## flow/run.sh

```bash
#!/bin/bash
# the make line also repeats each setting of config.mk as NAME=value (left out here)
make -C /OpenROAD-flow-scripts/flow DESIGN_CONFIG=/design/flow/config.mk WORK_HOME=/design/flow/orfs CLKGATE_MAP_FILE= finish
```

## flow/config.mk

```make
export PLATFORM = sky130hd
export DESIGN_NAME = ntt_bfu
export DESIGN_NICKNAME = ntt_bfu
export VERILOG_FILES = /design/flow/design.v
export SDC_FILE = /design/flow/constraint.sdc
export NUM_CORES = 4
export LEC_CHECK = 0
export CAP_MARGIN = 20
export CORE_MARGIN = 2
export CORE_UTILIZATION = 68
export CTS_CLUSTER_SIZE = 34
export PLACE_DENSITY = 0.6
export SLEW_MARGIN = 20
```

## flow/constraint.sdc

```tcl
create_clock -name core_clock -period 5.6 [get_ports {clk}]
set_input_delay 1.1200 -clock core_clock [delete_from_list [all_inputs] [get_ports {clk}]]
set_output_delay 1.1200 -clock core_clock [all_outputs]
set_load 0.01 [all_outputs]
```

## flow/design.v

```verilog
module	DFF(
	clk,
	rstn,
	D,
	Q
);
parameter	datawidth=14;
input	wire	clk;
input	wire	rstn;
input	wire[datawidth-1:0]	D;
output	reg[datawidth-1:0]	Q;
always@(posedge clk or negedge rstn)
begin
	if(~rstn)	Q<='d0;
	else	Q<=D;
end
endmodule
module posedge_detection (
   input  clk,
   input  rstn,
   input  in,
   output out
);
reg r_data_in0;
reg r_data_in1;
assign out = ~r_data_in0 & r_data_in1;
always@(posedge clk or negedge rstn)
begin
	if (!rstn)
	begin
		r_data_in0 <= 0;
		r_data_in1 <= 0;
	end
	else
	begin
		r_data_in0 <= r_data_in1;
		r_data_in1 <= in;
	end
end
endmodule
module shift_9 #(parameter data_width = 14)(
    input [data_width-1:0] din,
	input rstn,clk,
	output wire [data_width-1:0] dout
	);
	reg [data_width-1:0] t0,t1,t2,t3,t4,t5,t6;
	reg [data_width-1:0] t7,t8;
	always@(posedge clk or negedge rstn)
	begin
	  if(~rstn) begin
	    t0 <= 0; t1 <= 0; t2 <= 0; t3 <= 0; t4 <= 0;
	    t5 <= 0; t6 <= 0; t7 <= 0; t8 <= 0;end
	  else begin
	    t0 <= din;
	    t1 <= t0; t2 <= t1; t3 <= t2; t4 <= t3;
	    t5 <= t4; t6 <= t5; t7 <= t6; t8 <= t7;
	  end
	end
	assign dout = t8;
endmodule
module mod_add(
	in1,
	in2,
	_p,
	out
);
input	wire	[14-1:0]	in1;
input	wire	[14-1:0]	in2;
input	wire	[14-1:0]	_p;
output	wire	[14-1:0]	out;
wire	[14:0]	s1;
assign 	s1={1'b0,in1}+{1'b0,in2};
wire	[14:0]	s2;
assign	s2=s1+{1'b0,_p};
assign	out=s2[14]?s2[0+:14]:s1[0+:14];
endmodule
module mod_sub(
	in1,
	in2,
	p,
	out
);
input	wire	[14-1:0]	in1;
input	wire	[14-1:0]	in2;
input	wire	[14-1:0]	p;
output	wire	[14-1:0]	out;
wire	[14:0]	s1;
assign	s1={1'b0,in1}-{1'b0,in2};
wire	[14:0]	s2;
assign	s2={1'b0,p}+s1;
assign	out=s1[14]?s2[0+:14]:s1[0+:14];
endmodule
module old_km(
	input	clk,
	input	rstn,
	input	[14-1:0]in1,
	input	[14-1:0]in2,
	output	[14-1:0]out_L,
	output	[14-1:0]out_H
);
wire	[14/2-1:0]	in1_H;
wire	[14/2-1:0]	in1_L;
assign	in1_H = in1[14/2+:14/2];
assign	in1_L = in1[0+:14/2];
wire	[14/2-1:0]	in2_H;
wire	[14/2-1:0]	in2_L;
assign	in2_H = in2[14/2+:14/2];
assign	in2_L = in2[0+:14/2];
wire	[14-1:0]	p0_D;	 
wire	[14-1:0]	p1_D;	 
wire	[14-1:0]	p0_Q;	 
wire	[14-1:0]	p1_Q;	 
assign	p0_D=in1_L*in2_L;
assign	p1_D=in1_H*in2_H;
DFF #(.datawidth(14)) dff_p0(.clk(clk), .rstn(rstn), .D(p0_D), .Q(p0_Q));
DFF #(.datawidth(14)) dff_p1(.clk(clk), .rstn(rstn), .D(p1_D), .Q(p1_Q));
wire	[2*14-1:0]	p01_D;	 
wire	[2*14-1:0]	p01_Q;	 
assign	p01_D=(in1_L+in1_H)*(in2_L+in2_H);
DFF #(.datawidth(2*14)) dff_p01(.clk(clk), .rstn(rstn), .D(p01_D), .Q(p01_Q));
wire	[2*14-1:0]	s1_D;	 
wire	[2*14-1:0]	s2_D;	 
wire	[2*14-1:0]	s1_Q;	 
wire	[2*14-1:0]	s2_Q;	 
wire	[2*14-1:0]	out;
assign	s1_D={p1_Q,p0_Q};
assign	s2_D=(p01_Q+(~p1_Q+1'b1)+(~p0_Q+1'b1))<<(14/2);
DFF #(.datawidth(2*14)) dff_s1(.clk(clk), .rstn(rstn), .D(s1_D), .Q(s1_Q));
DFF #(.datawidth(2*14)) dff_s2(.clk(clk), .rstn(rstn), .D(s2_D), .Q(s2_Q));
assign	out=s1_Q+s2_Q;
assign	out_L=out[0+:14];
assign	out_H=out[14+:14];
endmodule
module km_mm(
	input	clk,
	input	rstn,
	input	[14-1:0]in1,
	input	[14-1:0]in2,
	input	[14-1:0]mu,
	input	[14-1:0]p,
	input	[14-1:0]_p,
	output	[14-1:0]out
);
wire	[14-1:0]	mu_Q;
wire	[14-1:0]	mu_QQ;
DFF #(.datawidth(14)) dff_mu1(.clk(clk), .rstn(rstn), .D(mu), .Q(mu_Q));
DFF #(.datawidth(14)) dff_mu2(.clk(clk), .rstn(rstn), .D(mu_Q), .Q(mu_QQ));
wire	[14-1:0]	p_Q;
wire	[14-1:0]	p_QQ;
wire	[14-1:0]	p_QQQ;
wire	[14-1:0]	p_QQQQ;
DFF #(.datawidth(14)) dff_p1(.clk(clk), .rstn(rstn), .D(p), .Q(p_Q));
DFF #(.datawidth(14)) dff_p2(.clk(clk), .rstn(rstn), .D(p_Q), .Q(p_QQ));
DFF #(.datawidth(14)) dff_p3(.clk(clk), .rstn(rstn), .D(p_QQ), .Q(p_QQQ));
DFF #(.datawidth(14)) dff_p4(.clk(clk), .rstn(rstn), .D(p_QQQ), .Q(p_QQQQ));
wire	[14-1:0]	_p_Q;
wire	[14-1:0]	_p_QQ;
wire	[14-1:0]	_p_QQQ;
wire	[14-1:0]	_p_QQQQ;
wire	[14-1:0]	_p_QQQQQ;
wire	[14-1:0]	_p_QQQQQQ;
DFF #(.datawidth(14)) dff__p1(.clk(clk), .rstn(rstn), .D(_p), .Q(_p_Q));
DFF #(.datawidth(14)) dff__p2(.clk(clk), .rstn(rstn), .D(_p_Q), .Q(_p_QQ));
DFF #(.datawidth(14)) dff__p3(.clk(clk), .rstn(rstn), .D(_p_QQ), .Q(_p_QQQ));
DFF #(.datawidth(14)) dff__p4(.clk(clk), .rstn(rstn), .D(_p_QQQ), .Q(_p_QQQQ));
DFF #(.datawidth(14)) dff__p5(.clk(clk), .rstn(rstn), .D(_p_QQQQ), .Q(_p_QQQQQ));
DFF #(.datawidth(14)) dff__p6(.clk(clk), .rstn(rstn), .D(_p_QQQQQ), .Q(_p_QQQQQQ));
wire	[14-1:0]	T_L;
wire	[14-1:0]	T_H_D;
wire	[14-1:0]	T_H_Q;
wire	[14-1:0]	T_H_QQ;
wire	[14-1:0]	T_H_QQQ;
wire	[14-1:0]	T_H_QQQQ;
DFF #(.datawidth(14)) dff_T_H1(.clk(clk), .rstn(rstn), .D(T_H_D), .Q(T_H_Q));
DFF #(.datawidth(14)) dff_T_H2(.clk(clk), .rstn(rstn), .D(T_H_Q), .Q(T_H_QQ));
DFF #(.datawidth(14)) dff_T_H3(.clk(clk), .rstn(rstn), .D(T_H_QQ), .Q(T_H_QQQ));
DFF #(.datawidth(14)) dff_T_H4(.clk(clk), .rstn(rstn), .D(T_H_QQQ), .Q(T_H_QQQQ));
wire	[14-1:0]	c;
wire	[14-1:0]	tmp;
wire	carry_D;
wire	carry_Q;
wire	carry_QQ;
wire	carry_QQQ;
wire	carry_QQQQ;
assign	carry_D=(|T_L);
DFF #(.datawidth(14)) dff_carry1(.clk(clk), .rstn(rstn), .D(carry_D), .Q(carry_Q));
DFF #(.datawidth(14)) dff_carry2(.clk(clk), .rstn(rstn), .D(carry_Q), .Q(carry_QQ));
DFF #(.datawidth(14)) dff_carry3(.clk(clk), .rstn(rstn), .D(carry_QQ), .Q(carry_QQQ));DFF #(.datawidth(14)) dff_carry4(.clk(clk), .rstn(rstn), .D(carry_QQQ), .Q(carry_QQQQ));
old_km old_km1(
	.clk(clk),
	.rstn(rstn),
	.in1(in1),
	.in2(in2),
	.out_L(T_L),
	.out_H(T_H_D)
);
old_km old_km2(
	.clk(clk),
	.rstn(rstn),
	.in1(T_L),
	.in2(mu_QQ),
	.out_L(c),
	.out_H()
);
old_km old_km3(
	.clk(clk),
	.rstn(rstn),
	.in1(c),
	.in2(p_QQQQ),
	.out_L(),
	.out_H(tmp)
);
mod_add ma(
	.in1(T_H_QQQQ+carry_QQQQ),
	.in2(tmp),
	._p(_p_QQQQQQ),
	.out(out)
);
endmodule
module bfu_v1(	
    input	clk,
	input	rstn,
	input	[14-1:0]in1,
	input	[14-1:0]in2,
	input	[14-1:0]gamma,	 
	input	op,
	input	[14-1:0]p,
	input	[14-1:0]_p,
	input	[14-1:0]mu,		 
	output	[14-1:0]out1,
	output	[14-1:0]out2
);
wire    [14-1:0]mux_mm1_in1_D;
wire    [14-1:0]mux_mm1_in1_Q;
wire    [14-1:0]mm1_out_D;
wire    [14-1:0]mm1_out_Q;
wire    [14-1:0]ms1_out;
assign  mux_mm1_in1_D = op?ms1_out:in2;
DFF #(.datawidth(14)) dff_muxmm1in1_1(.clk(clk), .rstn(rstn), .D(mux_mm1_in1_D), .Q(mux_mm1_in1_Q));
wire    [14-1:0]gamma_Q;
DFF #(.datawidth(14)) dff_gamma_1(.clk(clk), .rstn(rstn), .D(gamma), .Q(gamma_Q));
km_mm	mm1(.clk(clk), .rstn(rstn), .in1(mux_mm1_in1_Q), .in2(gamma_Q), .mu(mu), .p(p), ._p(_p), .out(mm1_out_D));
DFF #(.datawidth(14)) dff_mm1out_1(.clk(clk), .rstn(rstn), .D(mm1_out_D), .Q(mm1_out_Q));
wire    [14-1:0]in1_Q;
wire    [14-1:0]in1_QQ;
wire    [14-1:0]in1_QQQ;
wire    [14-1:0]in1_QQQQ;
wire    [14-1:0]in1_QQQQQ;
wire    [14-1:0]in1_QQQQQQ;
wire    [14-1:0]in1_QQQQQQQ;
wire    [14-1:0]in1_QQQQQQQQ;
DFF #(.datawidth(14)) dff_in1_1(.clk(clk), .rstn(rstn), .D(in1),            .Q(in1_Q));
DFF #(.datawidth(14)) dff_in1_2(.clk(clk), .rstn(rstn), .D(in1_Q),          .Q(in1_QQ));
DFF #(.datawidth(14)) dff_in1_3(.clk(clk), .rstn(rstn), .D(in1_QQ),         .Q(in1_QQQ));
DFF #(.datawidth(14)) dff_in1_4(.clk(clk), .rstn(rstn), .D(in1_QQQ),        .Q(in1_QQQQ));
DFF #(.datawidth(14)) dff_in1_5(.clk(clk), .rstn(rstn), .D(in1_QQQQ),       .Q(in1_QQQQQ));
DFF #(.datawidth(14)) dff_in1_6(.clk(clk), .rstn(rstn), .D(in1_QQQQQ),      .Q(in1_QQQQQQ));
DFF #(.datawidth(14)) dff_in1_7(.clk(clk), .rstn(rstn), .D(in1_QQQQQQ),     .Q(in1_QQQQQQQ));
DFF #(.datawidth(14)) dff_in1_8(.clk(clk), .rstn(rstn), .D(in1_QQQQQQQ),    .Q(in1_QQQQQQQQ));
wire    [14-1:0]in2_Q;
wire    [14-1:0]in2_QQ;
wire    [14-1:0]in2_QQQ;
wire    [14-1:0]in2_QQQQ;
wire    [14-1:0]in2_QQQQQ;
wire    [14-1:0]in2_QQQQQQ;
wire    [14-1:0]in2_QQQQQQQ;
wire    [14-1:0]in2_QQQQQQQQ;
DFF #(.datawidth(14)) dff_in2_1(.clk(clk), .rstn(rstn), .D(in2),            .Q(in2_Q));
DFF #(.datawidth(14)) dff_in2_2(.clk(clk), .rstn(rstn), .D(in2_Q),          .Q(in2_QQ));
DFF #(.datawidth(14)) dff_in2_3(.clk(clk), .rstn(rstn), .D(in2_QQ),         .Q(in2_QQQ));
DFF #(.datawidth(14)) dff_in2_4(.clk(clk), .rstn(rstn), .D(in2_QQQ),        .Q(in2_QQQQ));
DFF #(.datawidth(14)) dff_in2_5(.clk(clk), .rstn(rstn), .D(in2_QQQQ),       .Q(in2_QQQQQ));
DFF #(.datawidth(14)) dff_in2_6(.clk(clk), .rstn(rstn), .D(in2_QQQQQ),      .Q(in2_QQQQQQ));
DFF #(.datawidth(14)) dff_in2_7(.clk(clk), .rstn(rstn), .D(in2_QQQQQQ),     .Q(in2_QQQQQQQ));
DFF #(.datawidth(14)) dff_in2_8(.clk(clk), .rstn(rstn), .D(in2_QQQQQQQ),    .Q(in2_QQQQQQQQ));
wire    [14-1:0]mux_ma1_in2;
wire    [14-1:0]ma1_out;
assign  mux_ma1_in2 = op?in2_QQQQQQQQ:mm1_out_Q;
mod_add ma1(.in1(in1_QQQQQQQQ), .in2(mux_ma1_in2), ._p(_p), .out(ma1_out));
wire    [14-1:0]mux_ms1_in1;
wire    [14-1:0]mux_ms1_in2;
assign  mux_ms1_in1 = op?in2:in1_QQQQQQQQ;
assign  mux_ms1_in2 = op?in1:mm1_out_Q;
mod_sub ms1(.in1(mux_ms1_in1), .in2(mux_ms1_in2), .p(p), .out(ms1_out));
assign  out1 = ma1_out;
assign  out2 = op?mm1_out_Q:ms1_out;
endmodule
module ntt_bfu
(
    input                   clk,
    input                   rstn,
    input  [14-1:0] in1,
    input  [14-1:0] in2,
    input  [14-1:0] gamma,
    input                   op,
    output [14-1:0] out1,
    output [14-1:0] out2
);
bfu_v1 bfu1(.clk(clk), .rstn(rstn), .in1(in1), .in2(in2),
            .gamma(gamma), .op(op), .p('d12289), ._p('d1073729535), .mu('d922759167),
            .out1(out1), .out2(out2));
endmodule
```

==> results of run 1 <==
-- final cells by class --
class,count,area (sq um),share of cell area [%]
multi-input combinational,1779,16600,45.6
sequential,528,13200,36.3
timing repair buffer,317,2730,7.51
clock buffer,76,1530,4.21
inverter,349,1310,3.60
tap,592,741,2.03
clock inverter,21,265,0.728
antenna,2,5.00,0.0137
-- per-stage QoR --
stage	area (sq um)	utilization (%)
floorplan	30400	-
global placement	33300	75.4
detailed placement	33300	75.4
CTS	35800	81.0
global route	36400	82.5
finish	36400	82.5
-- repair_timing --
action	CTS	global route
buffers inserted	38	20
gates resized	175	137
gates cloned	0	1
endpoints found under the setup margin	32	32
pin swaps	69	70
hold endpoints to repair	0	0
-- layer usage --
layer | up-vias | routed length (um) | GRT usage [%]
li1 | 9574 | - | -
met1 | 10500 | 30100 | 41.1
met2 | 665 | 36500 | 54.4
met3 | 243 | 3720 | 4.70
met4 | 0 | 3730 | 12.0
met5 | - | 0 | 0
==> results.json, run 1 <==
{
  "status": "complete, but fails checks",
  "so.violations": "negative setup slack",
  "cts_tree": "yes",
  "holdCritStartpoint": "bfu1.dff_in2_2.Q[10]",
  "ant_nets": 0,
  "syn2layout_area_growth_pct": 20.0,
  "drv_cap": 0,
  "dieArea_sq_mm": 0.0463,
  "instances_no_fill": 3664,
  "largest_area_cell": "dfrtp_1",
  "hpwl_um": 50400,
  "hold_buffers": 0,
  "fin_hold_ws_ns": 0.333,
  "routed_wl_um": 74000,
  "drcViolationCount": 0,
  "ys_cells": 2681,
  "drt_iter0_markers": 1462,
  "top_cell_area_share_pct": 43.5,
  "ff2ff_path_depth": 26,
  "grt_pass1_vias": 22400,
  "fmax_mhz": 161,
  "grt_overflow": 0,
  "vias": 21000,
  "fin_crit_sh_pct": 111,
  "crit_chain": "buf_16 -> buf_8 -> nand2b_4 -> nand2_2 -> ha_4 -> fa_2 -> buf_4 -> a21o_1 -> a21oi_1 -> xnor2_1 -> or2_2 -> o311ai_4 -> xor2_2 -> buf_4 -> or4_4 -> xor2_2 -> buf_2",
  "final.setup.tns_ns": -6.31,
  "async_flop_share_pct": 100,
  "top_cells_by_count": "528 x dfrtp_1, 381 x ha_1, 349 x inv_1, 172 x nor2_1, 163 x xnor2_1",
  "yosys.area_share.adder_pct": 25.5,
  "grt_pass1_wl_um": 116000,
  "cpLargestDelayFamily": "simple AND/OR/NAND/NOR gates",
  "ioPinCount": 73,
  "final.min_clock_period_ns": 6.21,
  "simple_gate_share_pct": 8.77,
  "area_leaders": "dfrtp_1 44%, ha_1 16%, fa_1 9.8%",
  "edf_count": 0,
  "top_cell": "dfrtp_1",
  "numCtsBuffers": 53,
  "insertion_delay_ns": 0.62,
  "critPathBufInv": 5,
  "clk_pin_slew_worst_paths_ns": 0.06,
  "fp.dieW_um": 215,
  "antenna_found_initial": 2,
  "r2r-start": "bfu1.dff_gamma_1.Q[0]",
  "pre_cts_slack_ns": -0.890,
  "drtPass1Iterations": 7,
  "crit_path_start": "op",
  "worstSetupEndpointType": "output port",
  "die_y_um": 215,
  "row_count": 77,
  "mux_share_pct": 2.31,
  "fillers": 2487,
  "postSynthCellCount": 2681,
  "aoi_share_pct": 8.57,
  "finalSetupViolations": 17,
  "ys_sh_xor_pct": 6.63,
  "slowest_stage": "a21oi_1",
  "syn_area_sq_mm": 0.0303,
  "ys_types": 66,
  "rrSetupSlack_ns": -0.16,
  "slew_headroom_pct": 49.2,
  "startpoint_type": "input port",
  "fin_skew_ns": 0.0213,
  "crit_cells": 17,
  "max_stage_delay_ns": 0.56,
  "r2r-end": "bfu1.mm1.old_km1.dff_p01.Q[15]",
  "drv_slew": 0,
  "cp.required_ns": 4.48,
  "cts_num_sinks": 528,
  "grt_max_degree": 123,
  "syn_avg_cell_area_sq_um": 11.3,
  "worstPathMaxFanout": 6,
  "top_logic_kind": "adder cells",
  "vias_per_cell": 5.72,
  "min_to": "bfu1.dff_in2_3.Q[10]",
  "ys_seq_elements": 528,
  "grt_usage_pct": 31.7,
  "arrival_ns": 5.09,
  "route.detailed.wl_per_inst_um": 20.2,
  "yosysSeqAreaShare_pct": 43.5,
  "setup_slack_ns": -0.608,
  "hold_viol": 0,
  "clock_path_buffers": 3,
  "tightest_slew_ns": 0.751,
  "worstSetupPathType": "in2out",
  "ff_type": "dfrtp_1",
  "warning_count": 49,
  "yosys_area_sq_mm": 0.0303,
  "ys_warn_count": 10,
  "initCoreUtil_pct": 68.8,
  "whs_path_depth": 0,
  "ctsHtreeMaxLevel": 2,
  "rsz0062_at_grt": "yes",
  "io_buffers": 72,
  "cts_root_buffer": "clkbuf_16",
  "dpl.cell_count": 3513,
  "fp_nets": 3255,
  "finalNetCount": 3602,
  "hp-class": "reg2reg",
  "gp_congestion": 0.898,
  "endpoint": "out1[10]",
  "core-area_sq_mm": 0.0441
}
==> inputs of run 2 (changes only) <==
ABC_AREA = 1   (was default)
CAP_MARGIN = 5   (was 20)
CELL_PAD_IN_SITES_DETAIL_PLACEMENT = 0   (was default)
CORE_UTILIZATION = 72   (was 68)
CTS_CLUSTER_DIAMETER = 167   (was default)
CTS_CLUSTER_SIZE = default   (was 34)
GPL_TIMING_DRIVEN = 1   (was default)
HOLD_SLACK_MARGIN = -0.05   (was default)
MAX_ROUTING_LAYER = met5   (was default)
PLACE_DENSITY = 0.64   (was 0.6)
SETUP_SLACK_MARGIN = -0.16   (was default)
TNS_END_PERCENT = 75   (was default)
clock period = 4.74 ns   (was 5.6 ns; I/O delays follow)
==> run 2 against run 1 <==
Compared with the run above:
- the layout still fails its checks (negative setup slack)
- utilization increased by 7.5 points
- worst hold slack improved by 0.010 ns
- global-route usage increased by 14 points
- cell count increased by 19%
- clock skew increased by 0.0060 ns
- first-iteration DRC count increased to 3.3 times the previous value
- design area increased by 6.5%
- non-clock buffer count increased by 93
- critical path depth increased by 4
- synthesized cell count increased by 22%
==> results.json, run 2 <==
{
  "largest_area_cell": "dfrtp_1",
  "pre_cts_slack_ns": -0.550,
  "hpwl_um": 60700,
  "critPathBufInv": 3,
  "startpoint_type": "flop",
  "grt_max_degree": 126,
  "clock_path_buffers": 3,
  "status": "complete, but fails checks",
  "row_count": 76,
  "drv_cap": 0,
  "whs_path_depth": 0,
  "syn_area_sq_mm": 0.0314,
  "cpLargestDelayFamily": "adder cells",
  "drtPass1Iterations": 27,
  "top_cell_area_share_pct": 42.1,
  "crit_cells": 21,
  "worstSetupPathType": "reg2reg",
  "ys_cells": 3278,
  "clk_pin_slew_worst_paths_ns": 0.08,
  "fp_nets": 3852,
  "r2r-end": "bfu1.mm1.old_km3.dff_p01.Q[15]",
  "hp-class": "reg2reg",
  "initCoreUtil_pct": 72.9,
  "syn2layout_area_growth_pct": 23.6,
  "final.min_clock_period_ns": 6.04,
  "insertion_delay_ns": 0.64,
  "ys_types": 49,
  "holdCritStartpoint": "bfu1.dff_in2_7.Q[5]",
  "async_flop_share_pct": 100,
  "worstSetupEndpointType": "flop",
  "numCtsBuffers": 52,
  "cts_root_buffer": "clkbuf_16",
  "ant_nets": 0,
  "core-area_sq_mm": 0.0431,
  "simple_gate_share_pct": 14.4,
  "fin_crit_sh_pct": 127,
  "grt_pass1_wl_um": 155000,
  "crit_path_frequent_cell": "ha_4",
  "postSynthCellCount": 3278,
  "fp.dieW_um": 213,
  "yosys_area_sq_mm": 0.0314,
  "max_stage_delay_ns": 0.60,
  "dieArea_sq_mm": 0.0453,
  "ff_type": "dfrtp_1",
  "drcViolationCount": 0,
  "syn_avg_cell_area_sq_um": 9.57,
  "fmax_mhz": 166,
  "setup_slack_ns": -1.30,
  "mux_share_pct": 0.0319,
  "die_y_um": 213,
  "slowest_stage": "ha_1",
  "ys_sh_xor_pct": 5.56,
  "finalNetCount": 4288,
  "grt_pass1_vias": 28500,
  "drt_iter0_markers": 4809,
  "ys_warn_count": 10,
  "endpoint": "bfu1.mm1.old_km3.dff_p01.Q[15]",
  "ctsHtreeMaxLevel": 2,
  "cp.required_ns": 5.29,
  "min_to": "bfu1.dff_in2_8.Q[5]",
  "cts_tree": "yes",
  "r2r-start": "bfu1.mm1.old_km2.dff_s2.Q[7]",
  "top_cells_by_count": "677 x nand2_1, 569 x inv_1, 528 x dfrtp_1, 381 x ha_1, 175 x nor2_1",
  "top_logic_kind": "adder cells",
  "finalSetupViolations": 64,
  "antenna_found_initial": 20,
  "rrSetupSlack_ns": -1.30,
  "route.detailed.wl_per_inst_um": 27.6,
  "hold_viol": 0,
  "crit_path_start": "bfu1.mm1.old_km2.dff_s2.Q[7]",
  "routed_wl_um": 120000,
  "rsz0062_at_grt": "yes",
  "ys_seq_elements": 528,
  "grt_usage_pct": 45.6,
  "ff2ff_path_depth": 21,
  "edf_count": 0,
  "vias": 28900,
  "aoi_share_pct": 6.03,
  "vias_per_cell": 6.62,
  "grt_overflow": 0,
  "yosysSeqAreaShare_pct": 42.1,
  "io_buffers": 72,
  "slew_headroom_pct": 28.3,
  "area_leaders": "dfrtp_1 42%, ha_1 15%, fa_1 9.4%",
  "yosys.area_share.adder_pct": 24.6,
  "drv_slew": 0,
  "worstPathMaxFanout": 3,
  "so.violations": "negative setup slack",
  "cts_num_sinks": 528,
  "gp_congestion": 0.959,
  "tightest_slew_ns": 1.07,
  "top_cell": "nand2_1",
  "arrival_ns": 6.59,
  "ioPinCount": 73,
  "fin_skew_ns": 0.0273,
  "crit_chain": "ha_2 -> ha_1 -> inv_1 -> fa_2 -> buf_4 -> a21oi_2 -> buf_4 -> ha_1 -> ha_4 -> ha_4 -> ha_4 -> ha_4 -> a21oi_4 -> o21ai_4 -> a21o_1 -> a21oi_4 -> nor2_2 -> nor2_1 -> nor2_1 -> nor2_1 -> xor2_1",
  "warning_count": 49
}
==> run 2: cell type report <==
class                   count  area (sq um)
diodes                     22          55.1
clock buffers              70          1470
clock inverters            27           429
fillers                  1686          4290
inverters                 571          2160
multi-input cells        2151         17300
flip-flops and latches    528         13200
well taps                 585           732
repair buffers            410          3420
==> run 2: repair_timing <==
item                                    in CTS  in global routing
pin swaps                                   56                105
hold buffers                                 0                  0
setup buffers                               25                 32
endpoints found under the hold margin        0                  0
cloned                                       1                  1
resized                                    122                218
endpoints found under the setup margin      44                 60
==> run 2: per-layer routing <==
layer	track usage, %	vias to the layer above	share of wire, %
met5	0	-	0.20
met4	32.4	20	12
met3	14.5	1330	15
met2	73.5	2858	43
met1	51.7	13400	31
li1	-	11200	-
==> run 2: through the flow <==
step | std cells | util, % | cell area, sq um | hold slack (ns) | TNS (ns)
after global routing | 4353 | 90.0 | 38800 | 0.343 | -32.33
final | 4364 | 90.0 | 38800 | 0.343 | -23.52
after global placement | 4191 | 81.2 | 35000 | 0.332 | -7.22
after detailed placement | 4191 | 81.2 | 35000 | 0.335 | -12.66
after floorplan | 3278 | - | 31500 | 0.331 | -0.957
after CTS | 4312 | 87.3 | 37600 | 0.347 | -4.84
==> inputs of run 3 (changes only) <==
ABC_AREA = default   (was 1)
CAP_MARGIN = 20   (was 5)
CELL_PAD_IN_SITES_DETAIL_PLACEMENT = default   (was 0)
CORE_UTILIZATION = 40   (was 72)
CTS_CLUSTER_DIAMETER = default   (was 167)
GPL_TIMING_DRIVEN = default   (was 1)
HOLD_SLACK_MARGIN = default   (was -0.05)
MAX_ROUTING_LAYER = default   (was met5)
PLACE_DENSITY = 0.6   (was 0.64)
SETUP_SLACK_MARGIN = 0.89   (was -0.16)
TNS_END_PERCENT = default   (was 75)
clock period = 6.4 ns   (was 4.74 ns; I/O delays follow)
==> run 3 against run 2 <==
Compared with the run above:
- the run now finishes clean
- worst hold slack got worse by 0.040 ns
- synthesized cell count fell by 18%
- design area fell by 6.1%
- utilization fell by 41 points
- die size rose by 72%
- count of clock-buffer cells in the layout rose by 9
==> results.json, run 3 <==
{
  "drt_iter0_markers": 978,
  "r2r-start": "bfu1.dff_muxmm1in1_1.Q[3]",
  "r2r-end": "bfu1.mm1.old_km1.dff_p01.Q[15]",
  "ff2ff_path_depth": 24,
  "cts_root_buffer": "clkbuf_16",
  "crit_chain": "buf_16 -> buf_4 -> mux2_2 -> ha_2 -> nand3_1 -> nor4_1 -> a21oi_1 -> and3b_1 -> xnor2_1 -> o311ai_4 -> xor2_4 -> buf_4 -> or4_4 -> xor2_2 -> buf_2",
  "tightest_slew_ns": 0.893,
  "top_cells_by_count": "528 x dfrtp_1, 381 x ha_1, 349 x inv_1, 172 x nor2_1, 163 x xnor2_1",
  "row_count": 100,
  "worstSetupEndpointType": "output port",
  "cpLargestDelayFamily": "simple AND/OR/NAND/NOR gates",
  "critPathBufInv": 4,
  "grt_pass1_wl_um": 107000,
  "min_to": "bfu1.mm1.dff_T_H3.Q[6]",
  "grt_usage_pct": 17.3,
  "hp-class": "reg2reg",
  "dpl.cell_count": 3769,
  "antenna_found_initial": 1,
  "drv_cap": 0,
  "grt_pass1_vias": 20900,
  "fin_skew_ns": 0.0501,
  "busiest_layer": "met2",
  "crit_path_frequent_cell": "buf_4",
  "numCtsBuffers": 56,
  "use_met2_pct": 30.1,
  "syn_area_sq_mm": 0.0303,
  "hold_buffers": 0,
  "hpwl_um": 50600,
  "drtPass1Iterations": 5,
  "instances_no_fill": 3949,
  "ys_types": 66,
  "rrSetupSlack_ns": 0.61,
  "grt_overflow": 0,
  "warning_count": 53,
  "ant_nets": 0,
  "hold_viol": 0,
  "mux_share_pct": 2.31,
  "fin_crit_sh_pct": 92.3,
  "simple_gate_share_pct": 8.77,
  "syn2layout_area_growth_pct": 20.1,
  "drcViolationCount": 0,
  "die_y_um": 279,
  "postSynthCellCount": 2681,
  "slew_headroom_pct": 40.4,
  "routed_wl_um": 65900,
  "grt_max_degree": 168,
  "clock_path_buffers": 3,
  "holdCritStartpoint": "bfu1.mm1.dff_T_H2.Q[6]",
  "status": "no timing/DRC/antenna violations",
  "dieArea_sq_mm": 0.0781,
  "grt_use_met3_pct": 2.17,
  "yosys.area_share.adder_pct": 25.5,
  "ff_type": "dfrtp_1",
  "clk_pin_slew_worst_paths_ns": 0.06,
  "endpoint": "out1[10]",
  "final.min_clock_period_ns": 5.91,
  "drv_slew": 0,
  "core-area_sq_mm": 0.0748,
  "ys_seq_elements": 528,
  "fp_nets": 3255,
  "finalNetCount": 3510,
  "area_leaders": "dfrtp_1 44%, ha_1 16%, fa_1 9.8%",
  "worstSetupPathType": "in2out",
  "grt_use_met1_pct": 22.2,
  "top_cell": "dfrtp_1",
  "max_stage_delay_ns": 0.42,
  "io_buffers": 72,
  "aoi_share_pct": 8.57,
  "fmax_mhz": 169,
  "ctsHtreeMaxLevel": 2,
  "edf_count": 0,
  "cts_num_sinks": 528,
  "syn_avg_cell_area_sq_um": 11.3,
  "arrival_ns": 4.63,
  "ys_warn_count": 10,
  "fp.dieW_um": 279,
  "initCoreUtil_pct": 40.6,
  "worstPathMaxFanout": 8,
  "fin_util_pct": 48.7,
  "cts_tree": "yes",
  "async_flop_share_pct": 100,
  "whs_path_depth": 0,
  "gp_congestion": 0.923,
  "top_cell_area_share_pct": 43.5,
  "vias_per_cell": 4.96,
  "vias": 19600,
  "cp.required_ns": 5.12,
  "crit_cells": 15,
  "insertion_delay_ns": 0.63,
  "slowest_stage": "or4_4",
  "finalSetupViolations": 0,
  "yosys_area_sq_mm": 0.0303,
  "rsz0062_at_grt": "yes",
  "yosysSeqAreaShare_pct": 43.5,
  "largest_area_cell": "dfrtp_1",
  "route.detailed.wl_per_inst_um": 16.7,
  "ys_cells": 2681,
  "startpoint_type": "input port",
  "fillers": 6640,
  "top_logic_kind": "adder cells",
  "crit_path_start": "op",
  "ioPinCount": 73,
  "ys_sh_xor_pct": 6.63
}
[run 3: metrics by stage]
step | setup slack (ns) | hold WS, ns | area, sq um | TNS [ns]
after CTS | 0.429 | 0.301 | 35800 | 0
after global routing | 0.364 | 0.316 | 36400 | 0
final | 0.490 | 0.303 | 36400 | 0
after global placement | -0.0783 | 0.331 | 33000 | -0.355
after detailed placement | -0.169 | 0.335 | 33000 | -0.921
after floorplan | 0.647 | 0.331 | 30600 | 0
[run 3: final cells by class]
class                   instances  area [sq um]  area share, %
diodes                          1          2.50        0.00687
clock buffers                  79          1590           4.36
clock inverters                22           355          0.975
inverters                     349          1310           3.60
multi-input cells            1779         16800           46.0
flip-flops and latches        528         13200           36.3
well taps                     969          1210           3.33
repair buffers                222          1970           5.41
[run 3: metal layers]
metal  share of wire (%)  vias up
met1                  44     9767
met2                  50      318
met4                 3.2        2
li1                    -     9378
met5               0.014        -
met3                 3.0      133
[run 3: what timing repair did]
action | in CTS | in global routing
buffers inserted | 51 | 23
pin swaps | 83 | 75
endpoints found under the hold margin | 0 | 0
endpoints found under the setup margin | 34 | 36
resized | 235 | 112
gates cloned | 3 | 1
==> inputs of run 4 (changes only) <==
ABC_AREA = 1   (was default)
CORE_UTILIZATION = 72   (was 40)
PLACE_DENSITY = 0.78   (was 0.6)
SETUP_SLACK_MARGIN = -0.39   (was 0.89)
clock period = 5.12 ns   (was 6.4 ns; I/O delays follow)
==> run 4 against run 3 <==
Compared with the run above:
- now fails the layout checks on negative setup slack
- worst hold slack better by 0.041 ns
- cell count up 6.0%
- via count up 23%
- sequential cell count unchanged
- first-iteration DRC count up 140%
- register-to-register slack worse by 0.94 ns
- clock skew down 0.021 ns
- synthesized cell count up 22%
- count of clock-buffer cells in the layout down 1
- largest cell class unchanged
- highest routed layer unchanged
==> results.json, run 4 <==
{
  "status": "complete, but fails checks",
  "so.violations": "negative setup slack",
  "drtPass1Iterations": 5,
  "initCoreUtil_pct": 72.9,
  "routed_wl_um": 81100,
  "area_leaders": "dfrtp_1 42%, ha_1 15%, fa_1 9.4%",
  "r2r-end": "bfu1.mm1.old_km1.dff_p01.Q[13]",
  "cp.required_ns": 5.65,
  "final.min_clock_period_ns": 5.45,
  "warning_count": 48,
  "hold_buffers": 0,
  "ys_seq_elements": 528,
  "final_area_sq_mm": 0.0362,
  "worstPathMaxFanout": 5,
  "drcViolationCount": 0,
  "startpoint_type": "flop",
  "edf_count": 0,
  "cpLargestDelayFamily": "adder cells",
  "core-area_sq_mm": 0.0431,
  "slowest_stage": "fa_1",
  "fp_nets": 3852,
  "arrival_ns": 5.98,
  "worstSetupEndpointType": "flop",
  "mux_share_pct": 0.0319,
  "crit_path_start": "bfu1.dff_gamma_1.Q[0]",
  "top_logic_kind": "adder cells",
  "top_cells_by_count": "677 x nand2_1, 569 x inv_1, 528 x dfrtp_1, 381 x ha_1, 175 x nor2_1",
  "r2r-start": "bfu1.dff_gamma_1.Q[0]",
  "ioPinCount": 73,
  "io_buffers": 72,
  "grt_overflow": 0,
  "fmax_mhz": 184,
  "largest_area_cell": "dfrtp_1",
  "finalSetupViolations": 35,
  "fp.dieW_um": 213,
  "tightest_slew_ns": 0.910,
  "min_to": "bfu1.dff_in1_6.Q[1]",
  "ant_nets": 0,
  "slew_headroom_pct": 38.7,
  "whs_path_depth": 0,
  "vias": 24100,
  "hpwl_um": 57000,
  "top_cell": "nand2_1",
  "crit_chain": "ha_2 -> inv_1 -> fa_2 -> nand3b_1 -> and2_4 -> buf_4 -> xor2_2 -> buf_4 -> buf_4 -> nor2_1 -> fa_1 -> fa_1 -> inv_1 -> fa_1 -> fa_1 -> inv_1 -> ha_4 -> buf_4 -> a21oi_1 -> and2_1 -> inv_1 -> a21o_1 -> a31oi_2 -> xor2_1",
  "gp_congestion": 0.945,
  "grt_usage_pct": 36.6,
  "fin_skew_ns": 0.0290,
  "worstSetupPathType": "reg2reg",
  "syn_area_sq_mm": 0.0314,
  "insertion_delay_ns": 0.62,
  "yosysSeqAreaShare_pct": 42.1,
  "finalNetCount": 4126,
  "critPathBufInv": 8,
  "rrSetupSlack_ns": -0.33,
  "syn_avg_cell_area_sq_um": 9.57,
  "pre_cts_slack_ns": -0.495,
  "simple_gate_share_pct": 14.4,
  "postSynthCellCount": 3278,
  "ctsHtreeMaxLevel": 2,
  "endpoint": "bfu1.mm1.old_km1.dff_p01.Q[13]",
  "dieArea_sq_mm": 0.0453,
  "yosys.area_share.adder_pct": 24.6,
  "holdCritStartpoint": "bfu1.dff_in1_5.Q[1]",
  "cts_root_buffer": "clkbuf_16",
  "setup_slack_ns": -0.328,
  "async_flop_share_pct": 100,
  "ff2ff_path_depth": 24,
  "ys_sh_xor_pct": 5.56,
  "place_area_sq_mm": 0.0341,
  "numCtsBuffers": 53,
  "fin_hold_ws_ns": 0.344,
  "drv_slew": 0,
  "max_stage_delay_ns": 0.58,
  "grt_pass1_vias": 25200,
  "aoi_share_pct": 6.03,
  "vias_per_cell": 5.76,
  "route.detailed.wl_per_inst_um": 19.4,
  "yosys_area_sq_mm": 0.0314,
  "ys_types": 49,
  "grt_pass1_wl_um": 128000,
  "rsz0062_at_grt": "yes",
  "antenna_found_initial": 4,
  "top_cell_area_share_pct": 42.1,
  "clock_path_buffers": 3,
  "cts_tree": "yes",
  "clk_pin_slew_worst_paths_ns": 0.07,
  "die_y_um": 213,
  "drt_iter0_markers": 2395,
  "grt_max_degree": 115,
  "hp-class": "reg2reg",
  "ys_warn_count": 10,
  "instances_no_fill": 4184,
  "crit_cells": 24,
  "fin_crit_sh_pct": 106,
  "hold_viol": 0,
  "row_count": 76,
  "syn2layout_area_growth_pct": 15.5,
  "ys_cells": 3278,
  "drv_cap": 0,
  "cts_num_sinks": 528,
  "ff_type": "dfrtp_1",
  "dpl.cell_count": 4078
}
## run 4: timing repair
| item | 4_1_cts | 5_1_grt |
|---|---|---|
| cloned | 0 | 0 |
| setup buffers | 2 | 3 |
| endpoints found under the setup margin | 5 | 35 |
| gates resized | 9 | 74 |
| pin swaps | 6 | 25 |
## run 4: layout make-up
type / instances / area, sq um
Multi-Input combinational cell: 2151 / 16200
Sequential cell: 528 / 13200
Fill cell: 2319 / 6830
Timing Repair Buffer: 247 / 2160
Inverter: 571 / 2140
Clock buffer: 78 / 1560
Tap cell: 585 / 732
Clock inverter: 22 / 241
Antenna cell: 2 / 5.00
## run 4: through the flow
step | utilization [%] | setup TNS (ns)
after floorplan | - | -1.10
after global placement | 79.2 | -3.17
after detailed placement | 79.2 | -7.24
after CTS | 83.5 | -8.20
after global routing | 84.1 | -13.66
final | 84.1 | -5.84
## run 4: per-layer routing
metal  part of all wire, %  GRT usage [%]
met2                    49           61.8
met3                   6.9           5.97
met1                    39           47.0
met5                 0.036              0
met4                   4.8           15.7
==> inputs of run 5 (changes only) <==
CAP_MARGIN = 0   (was 20)
CELL_PAD_IN_SITES_DETAIL_PLACEMENT = 0   (was default)
CTS_CLUSTER_DIAMETER = 48   (was default)
GPL_TIMING_DRIVEN = 1   (was default)
HOLD_SLACK_MARGIN = -0.05   (was default)
MAX_ROUTING_LAYER = met4   (was default)
PLACE_DENSITY = 0.65   (was 0.78)
SETUP_SLACK_MARGIN = -0.45   (was -0.39)
TNS_END_PERCENT = 40   (was default)
clock period = 4.75 ns   (was 5.12 ns; I/O delays follow)
==> run 5 against run 4 <==
Compared with the run above:
- the layout still fails its checks (negative setup slack)
- design area up 4.6%
- synthesized cell count unchanged
- clock skew up 0.016 ns
- die size unchanged
==> results.json, run 5 <==
{
  "warning_count": 47,
  "r2r-end": "bfu1.mm1.old_km3.dff_p01.Q[15]",
  "fp_nets": 3852,
  "ys_types": 49,
  "top_cell": "nand2_1",
  "critPathBufInv": 4,
  "top_logic_kind": "adder cells",
  "worstSetupPathType": "reg2reg",
  "edf_count": 0,
  "setup_slack_ns": -0.593,
  "status": "complete, but fails checks",
  "drcViolationCount": 0,
  "postSynthCellCount": 3278,
  "top_cell_area_share_pct": 42.1,
  "so.violations": "negative setup slack",
  "grt_usage_pct": 41.3,
  "ys_cells": 3278,
  "drv_slew": 0,
  "cts_root_buffer": "clkbuf_16",
  "final.min_clock_period_ns": 5.34,
  "finalSetupViolations": 56,
  "fin_crit_sh_pct": 112,
  "r2r-start": "bfu1.mm1.old_km2.dff_s2.Q[7]",
  "whs_path_depth": 0,
  "endpoint": "bfu1.mm1.old_km3.dff_p01.Q[15]",
  "ctsHtreeMaxLevel": 2,
  "mux_share_pct": 0.0319,
  "arrival_ns": 5.89,
  "drv_cap": 0,
  "routed_wl_um": 95900,
  "ioPinCount": 73,
  "cpLargestDelayFamily": "adder cells",
  "yosys_area_sq_mm": 0.0314,
  "slew_headroom_pct": 35.9,
  "holdCritStartpoint": "bfu1.dff_in1_6.Q[0]",
  "row_count": 76,
  "core-area_sq_mm": 0.0431,
  "final.setup.tns_ns": -11.57,
  "insertion_delay_ns": 0.65,
  "fmax_mhz": 187,
  "ys_seq_elements": 528,
  "route.detailed.wl_per_inst_um": 22.2,
  "hp-class": "reg2reg",
  "ys_warn_count": 10,
  "ys_sh_xor_pct": 5.56,
  "worstPathMaxFanout": 4,
  "drt_iter0_markers": 3268,
  "fp.dieW_um": 213,
  "hpwl_um": 59400,
  "simple_gate_share_pct": 14.4,
  "slowest_stage": "fa_2",
  "gp_congestion": 0.994,
  "vias_per_cell": 6.13,
  "syn2layout_area_growth_pct": 20.8,
  "yosys.area_share.adder_pct": 24.6,
  "startpoint_type": "flop",
  "ff2ff_path_depth": 26,
  "crit_cells": 26,
  "fillers": 1948,
  "syn_area_sq_mm": 0.0314,
  "die_y_um": 213,
  "largest_area_cell": "dfrtp_1",
  "grt_overflow": 0,
  "yosysSeqAreaShare_pct": 42.1,
  "rsz0062_at_grt": "yes",
  "syn_avg_cell_area_sq_um": 9.57,
  "drtPass1Iterations": 9,
  "grt_pass1_wl_um": 139000,
  "initCoreUtil_pct": 72.9,
  "antenna_found_initial": 4,
  "ant_nets": 0,
  "grt_max_degree": 118,
  "vias": 26400,
  "crit_path_frequent_cell": "nor2_1",
  "tightest_slew_ns": 0.962,
  "cts_num_sinks": 528,
  "fin_skew_ns": 0.0454,
  "aoi_share_pct": 6.03,
  "clock_path_buffers": 3,
  "cts_tree": "yes",
  "max_stage_delay_ns": 0.60,
  "rrSetupSlack_ns": -0.59,
  "min_to": "bfu1.dff_in1_7.Q[0]",
  "top_cells_by_count": "677 x nand2_1, 569 x inv_1, 528 x dfrtp_1, 381 x ha_1, 175 x nor2_1",
  "fin_util_pct": 88.0,
  "ff_type": "dfrtp_1",
  "hold_viol": 0,
  "finalNetCount": 4254,
  "grt_pass1_vias": 26500,
  "crit_path_start": "bfu1.mm1.old_km2.dff_s2.Q[7]",
  "worstSetupEndpointType": "flop",
  "numCtsBuffers": 57,
  "cp.required_ns": 5.30,
  "dieArea_sq_mm": 0.0453,
  "area_leaders": "dfrtp_1 42%, ha_1 15%, fa_1 9.4%",
  "io_buffers": 72,
  "clk_pin_slew_worst_paths_ns": 0.07,
  "async_flop_share_pct": 100
}
-- run 5: metrics by stage --
step           hold slack (ns)  worst slack (ns)  cells  instance area [sq um]
6_report                 0.339            -0.593   4313                  37900
5_1_grt                  0.345            -0.759   4313                  37900
3_5_place_dp             0.335            -0.564   4186                  35000
3_3_place_gp             0.332            -0.470   4186                  35000
2_1_floorplan            0.331            -0.430   3278                  31500
4_1_cts                  0.343            -0.498   4294                  37100
-- run 5: per-layer routing --
metal / track usage, % / up-vias / wire [um]
li1: - / 11100 / -
met1: 50.0 / 12700 / 34400
met2: 67.4 / 1935 / 45600
met3: 6.90 / 675 / 8410
met4: 21.4 / 0 / 7420
met5: - / - / 0
-- run 5: repair_timing --
item                                    CTS  global route
buffers inserted                          4            18
hold buffers                              0             0
endpoints found under the setup margin    9            46
resized                                  23           163
pin swaps                                10            54
-- run 5: layout make-up --
cell class	count	area [sq um]	area share (%)
multi-input cells	2151	16700	44.0
flip-flops and latches	528	13200	34.9
repair buffers	371	3120	8.23
inverters	571	2150	5.67
clock buffers	70	1570	4.13
well taps	585	732	1.93
clock inverters	34	427	1.13
diodes	3	7.51	0.0198
==> inputs of run 6 (changes only) <==
CAP_MARGIN = 20   (was 0)
CELL_PAD_IN_SITES_DETAIL_PLACEMENT = 1   (was 0)
CORE_MARGIN = 10   (was 2)
CORE_UTILIZATION = 60   (was 72)
CTS_CLUSTER_DIAMETER = default   (was 48)
HOLD_SLACK_MARGIN = default   (was -0.05)
MAX_ROUTING_LAYER = met5   (was met4)
PLACE_DENSITY = default   (was 0.65)
PLACE_DENSITY_LB_ADDON = 0.12   (was default)
SETUP_SLACK_MARGIN = default   (was -0.45)
SLEW_MARGIN = 40   (was 20)
TNS_END_PERCENT = default   (was 40)
clock period = 3.68 ns   (was 4.75 ns; I/O delays follow)
==> run 6 against run 5 <==
Compared with the run above:
- the flow now stops in detailed placement
- die size rose by 37%
- synthesized area unchanged
- synthesized cell count is the same
==> results.json, run 6 <==
{
  "status": "aborted with a tool error",
  "haltStage": "detailed placement",
  "error": "[ERROR DPL-0033] detailed placement checks failed during check placement.",
  "syn_avg_cell_area_sq_um": 9.57,
  "row_count": 83,
  "ff_type": "dfrtp_1",
  "ys_seq_elements": 528,
  "die_y_um": 249,
  "area_leaders": "dfrtp_1 42%, ha_1 15%, fa_1 9.4%",
  "io_buffers": 72,
  "initCoreUtil_pct": 60.9,
  "edf_count": 0,
  "mux_share_pct": 0.0319,
  "fp.dieW_um": 249,
  "gp_congestion": 0.929,
  "yosys.area_share.adder_pct": 24.6,
  "yosysSeqAreaShare_pct": 42.1,
  "fp_nets": 3852,
  "dieArea_sq_mm": 0.0619,
  "async_flop_share_pct": 100,
  "yosys_area_sq_mm": 0.0314,
  "aoi_share_pct": 6.03,
  "top_cell_area_share_pct": 42.1,
  "top_cell": "nand2_1",
  "largest_area_cell": "dfrtp_1",
  "ys_warn_count": 10,
  "postSynthCellCount": 3278,
  "ys_cells": 3278,
  "ys_sh_xor_pct": 5.56,
  "syn_area_sq_mm": 0.0314,
  "top_cells_by_count": "677 x nand2_1, 569 x inv_1, 528 x dfrtp_1, 381 x ha_1, 175 x nor2_1",
  "core-area_sq_mm": 0.0515,
  "ioPinCount": 73,
  "simple_gate_share_pct": 14.4,
  "top_logic_kind": "adder cells",
  "ys_types": 49
}
[run 6: stage by stage]
step | setup WS (ns) | std cells
after floorplan | -1.40 | 3278
after global placement | -1.48 | 4514
==> inputs of run 7 (changes only) <==
CAP_MARGIN = 0   (was 20)
CELL_PAD_IN_SITES_DETAIL_PLACEMENT = 0   (was 1)
CORE_MARGIN = 2   (was 10)
CORE_UTILIZATION = 72   (was 60)
CTS_CLUSTER_DIAMETER = 48   (was default)
HOLD_SLACK_MARGIN = -0.05   (was default)
MAX_ROUTING_LAYER = met4   (was met5)
PLACE_DENSITY = 0.37   (was default)
PLACE_DENSITY_LB_ADDON = default   (was 0.12)
SETUP_SLACK_MARGIN = 1.01   (was default)
SLEW_MARGIN = 20   (was 40)
TNS_END_PERCENT = 40   (was default)
clock period = 3.56 ns   (was 3.68 ns; I/O delays follow)
==> run 7 against run 6 <==
Compared with the run above:
- the flow stops in clock tree synthesis
- synthesized area unchanged
- die size decreased by 27%
- synthesized cell count unchanged
==> results.json, run 7 <==
{
  "status": "aborted with a tool error",
  "haltStage": "clock tree synthesis",
  "error": "[ERROR DPL-0038] Utilization greater than 100%, impossible to legalize",
  "syn_area_sq_mm": 0.0314,
  "mux_share_pct": 0.0319,
  "simple_gate_share_pct": 14.4,
  "fp.dieW_um": 213,
  "yosys.area_share.adder_pct": 24.6,
  "postSynthCellCount": 3278,
  "hpwl_um": 69000,
  "ys_warn_count": 10,
  "edf_count": 0,
  "ys_types": 49,
  "ys_seq_elements": 528,
  "core-area_sq_mm": 0.0431,
  "top_cells_by_count": "677 x nand2_1, 569 x inv_1, 528 x dfrtp_1, 381 x ha_1, 175 x nor2_1",
  "io_buffers": 72,
  "ioPinCount": 73,
  "ys_cells": 3278,
  "async_flop_share_pct": 100,
  "yosys_area_sq_mm": 0.0314,
  "area_leaders": "dfrtp_1 42%, ha_1 15%, fa_1 9.4%",
  "fp_nets": 3852,
  "aoi_share_pct": 6.03,
  "yosysSeqAreaShare_pct": 42.1,
  "die_y_um": 213,
  "gp_congestion": 0.985,
  "dieArea_sq_mm": 0.0453,
  "top_cell_area_share_pct": 42.1,
  "top_logic_kind": "adder cells",
  "largest_area_cell": "dfrtp_1",
  "initCoreUtil_pct": 72.9,
  "top_cell": "nand2_1",
  "row_count": 76,
  "ys_sh_xor_pct": 5.56,
  "ff_type": "dfrtp_1",
  "syn_avg_cell_area_sq_um": 9.57
}
[run 7: per-stage QoR]
stage / instances / area (sq um) / worst slack, ns
2_1_floorplan: 3278 / 32300 / -1.52
3_3_place_gp: 4407 / 37300 / -1.56
3_5_place_dp: 4407 / 37300 / -1.74
==> inputs of run 8 (changes only) <==
CAP_MARGIN = 5   (was 0)
CTS_CLUSTER_DIAMETER = 167   (was 48)
PLACE_DENSITY = 0.67   (was 0.37)
SETUP_SLACK_MARGIN = 0.34   (was 1.01)
clock period = 3.86 ns   (was 3.56 ns; I/O delays follow)
==> run 8 against run 7 <==
Compared with the run above:
- the run fails in global routing
- die size did not move
- synthesized area did not move
- synthesized cell count did not move
==> results.json, run 8 <==
{
  "yosysSeqAreaShare_pct": 42.1,
  "ctsHtreeMaxLevel": 2,
  "syn_avg_cell_area_sq_um": 9.57,
  "clock_path_buffers": 3,
  "grt_overflow": 27,
  "simple_gate_share_pct": 14.4,
  "ys_types": 49,
  "syn_area_sq_mm": 0.0314,
  "top_cell": "nand2_1",
  "dieArea_sq_mm": 0.0453,
  "hpwl_um": 67300,
  "gp_congestion": 1.01,
  "error": "[ERROR GRT-0116] Global routing finished with congestion. Check the congestion regions in the DRC Viewer.",
  "ioPinCount": 73,
  "postSynthCellCount": 3278,
  "numCtsBuffers": 52,
  "initCoreUtil_pct": 72.9,
  "haltStage": "global routing",
  "edf_count": 0,
  "ff_type": "dfrtp_1",
  "dpl.cell_count": 4349,
  "largest_area_cell": "dfrtp_1",
  "async_flop_share_pct": 100,
  "top_cells_by_count": "677 x nand2_1, 569 x inv_1, 528 x dfrtp_1, 381 x ha_1, 175 x nor2_1",
  "mux_share_pct": 0.0319,
  "yosys_area_sq_mm": 0.0314,
  "yosys.area_share.adder_pct": 24.6,
  "ys_sh_xor_pct": 5.56,
  "io_buffers": 72,
  "ys_cells": 3278,
  "status": "aborted with a tool error",
  "grt_usage_pct": 79.2,
  "aoi_share_pct": 6.03,
  "hold_buffers": 0,
  "top_cell_area_share_pct": 42.1,
  "area_leaders": "dfrtp_1 42%, ha_1 15%, fa_1 9.4%",
  "ys_seq_elements": 528,
  "fp_nets": 3852,
  "top_logic_kind": "adder cells",
  "cts_num_sinks": 528,
  "fp.dieW_um": 213,
  "die_y_um": 213,
  "core-area_sq_mm": 0.0431,
  "cts_root_buffer": "clkbuf_16",
  "ys_warn_count": 10,
  "row_count": 76
}
-- run 8: per-stage QoR --
stage / area [sq um] / setup WS (ns) / util (%) / hold WS [ns]
floorplan: 32100 / -1.22 / - / 0.331
global placement: 36800 / -1.31 / 85.3 / 0.331
detailed placement: 36800 / -1.41 / 85.3 / 0.335
CTS: 41000 / -1.39 / 95.1 / 0.161
-- run 8: timing repair --
item | 4_1_cts
pin swaps | 176
resized | 498
endpoints found under the setup margin | 96
cloned | 3
buffers inserted | 119
-- run 8: routing by layer --
metal,overflow,GRT usage (%)
met4,6,73.4
met5,-,-
met2,4,91.0
met1,1,76.7
met3,16,70.9
==> inputs of run 9 (changes only) <==
ABC_AREA = default   (was 1)
CAP_MARGIN = 40   (was 5)
CORE_UTILIZATION = 67   (was 72)
CTS_CLUSTER_DIAMETER = 48   (was 167)
PLACE_DENSITY = 0.65   (was 0.67)
SETUP_SLACK_MARGIN = default   (was 0.34)
clock period = 5.82 ns   (was 3.86 ns; I/O delays follow)
==> run 9 against run 8 <==
Compared with the run above:
- the layout now fails its checks (negative setup slack)
- die size increased by 3.8%
- synthesized area decreased by 3.3%
- synthesized cell count is 18% lower
==> results.json, run 9 <==
{
  "status": "complete, but fails checks",
  "so.violations": "negative setup slack",
  "fin_skew_ns": 0.0169,
  "cts_root_buffer": "clkbuf_16",
  "yosysSeqAreaShare_pct": 43.5,
  "crit_path_start": "bfu1.dff_muxmm1in1_1.Q[0]",
  "worstSetupEndpointType": "flop",
  "drcViolationCount": 0,
  "yosys_area_sq_mm": 0.0303,
  "slew_headroom_pct": 48.2,
  "fp_nets": 3255,
  "r2r-start": "bfu1.dff_muxmm1in1_1.Q[0]",
  "route.detailed.wl_per_inst_um": 19.0,
  "largest_area_cell": "dfrtp_1",
  "vias": 20300,
  "syn_avg_cell_area_sq_um": 11.3,
  "core-area_sq_mm": 0.0444,
  "initCoreUtil_pct": 68.3,
  "cpLargestDelayFamily": "adder cells",
  "cp.required_ns": 6.33,
  "cts_num_sinks": 528,
  "max_stage_delay_ns": 0.55,
  "min_to": "bfu1.dff_in1_5.Q[6]",
  "endpoint": "bfu1.mm1.old_km1.dff_p01.Q[15]",
  "ioPinCount": 73,
  "finalSetupViolations": 4,
  "r2r-end": "bfu1.mm1.old_km1.dff_p01.Q[15]",
  "hp-class": "reg2reg",
  "crit_cells": 25,
  "routed_wl_um": 69000,
  "numCtsBuffers": 56,
  "postSynthCellCount": 2681,
  "clock_path_buffers": 3,
  "die_y_um": 217,
  "top_cell_area_share_pct": 43.5,
  "area_leaders": "dfrtp_1 44%, ha_1 16%, fa_1 9.8%",
  "warning_count": 52,
  "syn_area_sq_mm": 0.0303,
  "ff_type": "dfrtp_1",
  "grt_overflow": 0,
  "worstPathMaxFanout": 3,
  "grt_pass1_wl_um": 110000,
  "grt_pass1_vias": 21400,
  "grt_usage_pct": 30.8,
  "drt_iter0_markers": 1167,
  "rsz0062_at_grt": "yes",
  "simple_gate_share_pct": 8.77,
  "fp.dieW_um": 217,
  "ys_sh_xor_pct": 6.63,
  "hold_viol": 0,
  "top_cell": "dfrtp_1",
  "vias_per_cell": 5.60,
  "ys_seq_elements": 528,
  "edf_count": 0,
  "ff2ff_path_depth": 25,
  "fin_util_pct": 80.8,
  "syn2layout_area_growth_pct": 18.3,
  "yosys.area_share.adder_pct": 25.5,
  "rrSetupSlack_ns": -0.06,
  "final.min_clock_period_ns": 5.88,
  "drv_slew": 0,
  "fin_hold_ws_ns": 0.337,
  "ctsHtreeMaxLevel": 2,
  "aoi_share_pct": 8.57,
  "drv_cap": 0,
  "startpoint_type": "flop",
  "async_flop_share_pct": 100,
  "antenna_found_initial": 1,
  "arrival_ns": 6.39,
  "row_count": 77,
  "gp_congestion": 0.902,
  "slowest_stage": "fa_1",
  "io_buffers": 72,
  "ys_warn_count": 10,
  "hpwl_um": 49700,
  "finalNetCount": 3566,
  "ys_cells": 2681,
  "insertion_delay_ns": 0.62,
  "mux_share_pct": 2.31,
  "drtPass1Iterations": 5,
  "whs_path_depth": 0,
  "ys_types": 66,
  "critPathBufInv": 5,
  "worstSetupPathType": "reg2reg",
  "grt_max_degree": 148,
  "dieArea_sq_mm": 0.0470,
  "fmax_mhz": 170,
  "tightest_slew_ns": 0.774,
  "ant_nets": 0,
  "clk_pin_slew_worst_paths_ns": 0.07,
  "cts_tree": "yes",
  "top_cells_by_count": "528 x dfrtp_1, 381 x ha_1, 349 x inv_1, 172 x nor2_1, 163 x xnor2_1",
  "top_logic_kind": "adder cells",
  "fin_crit_sh_pct": 101,
  "holdCritStartpoint": "bfu1.dff_in1_4.Q[6]",
  "setup_slack_ns": -0.0562
}
[run 9: metal layers]
| metal | wire length, um | GRT usage [%] | part of all wire [%] |
|---|---|---|---|
| met5 | 0 | - | 0 |
| met1 | 29200 | 38.9 | 42 |
| met2 | 34200 | 51.0 | 50 |
| met3 | 3050 | 4.64 | 4.4 |
| met4 | 2640 | 11.6 | 3.8 |
[run 9: per-stage QoR]
| stage | cells | setup TNS, ns | instance area (sq um) | worst slack, ns |
|---|---|---|---|---|
| final | 3630 | -0.138 | 35900 | -0.0562 |
| after global routing | 3630 | -2.59 | 35900 | -0.323 |
| after CTS | 3616 | -0.515 | 35400 | -0.218 |
| after detailed placement | 3497 | -10.64 | 33100 | -0.536 |
| after global placement | 3497 | -9.27 | 33100 | -0.538 |
| after floorplan | 2681 | -0.0556 | 30400 | -0.0556 |
[run 9: area by class of cell]
cell class                      count  area, sq um
Antenna cell                        1         2.50
Timing Repair Buffer              278         2390
Tap cell                          592          741
Fill cell                        2579         8520
Clock inverter                     35          438
Sequential cell                   528        13200
Multi-Input combinational cell   1779        16300
Clock buffer                       68         1500
Inverter                          349         1310
[run 9: what timing repair did]
action | CTS | global route
setup endpoints to repair | 32 | 32
pin swaps | 33 | 59
resized | 87 | 98
hold buffers | 0 | 0
gates cloned | 1 | 2
setup buffers | 15 | 11
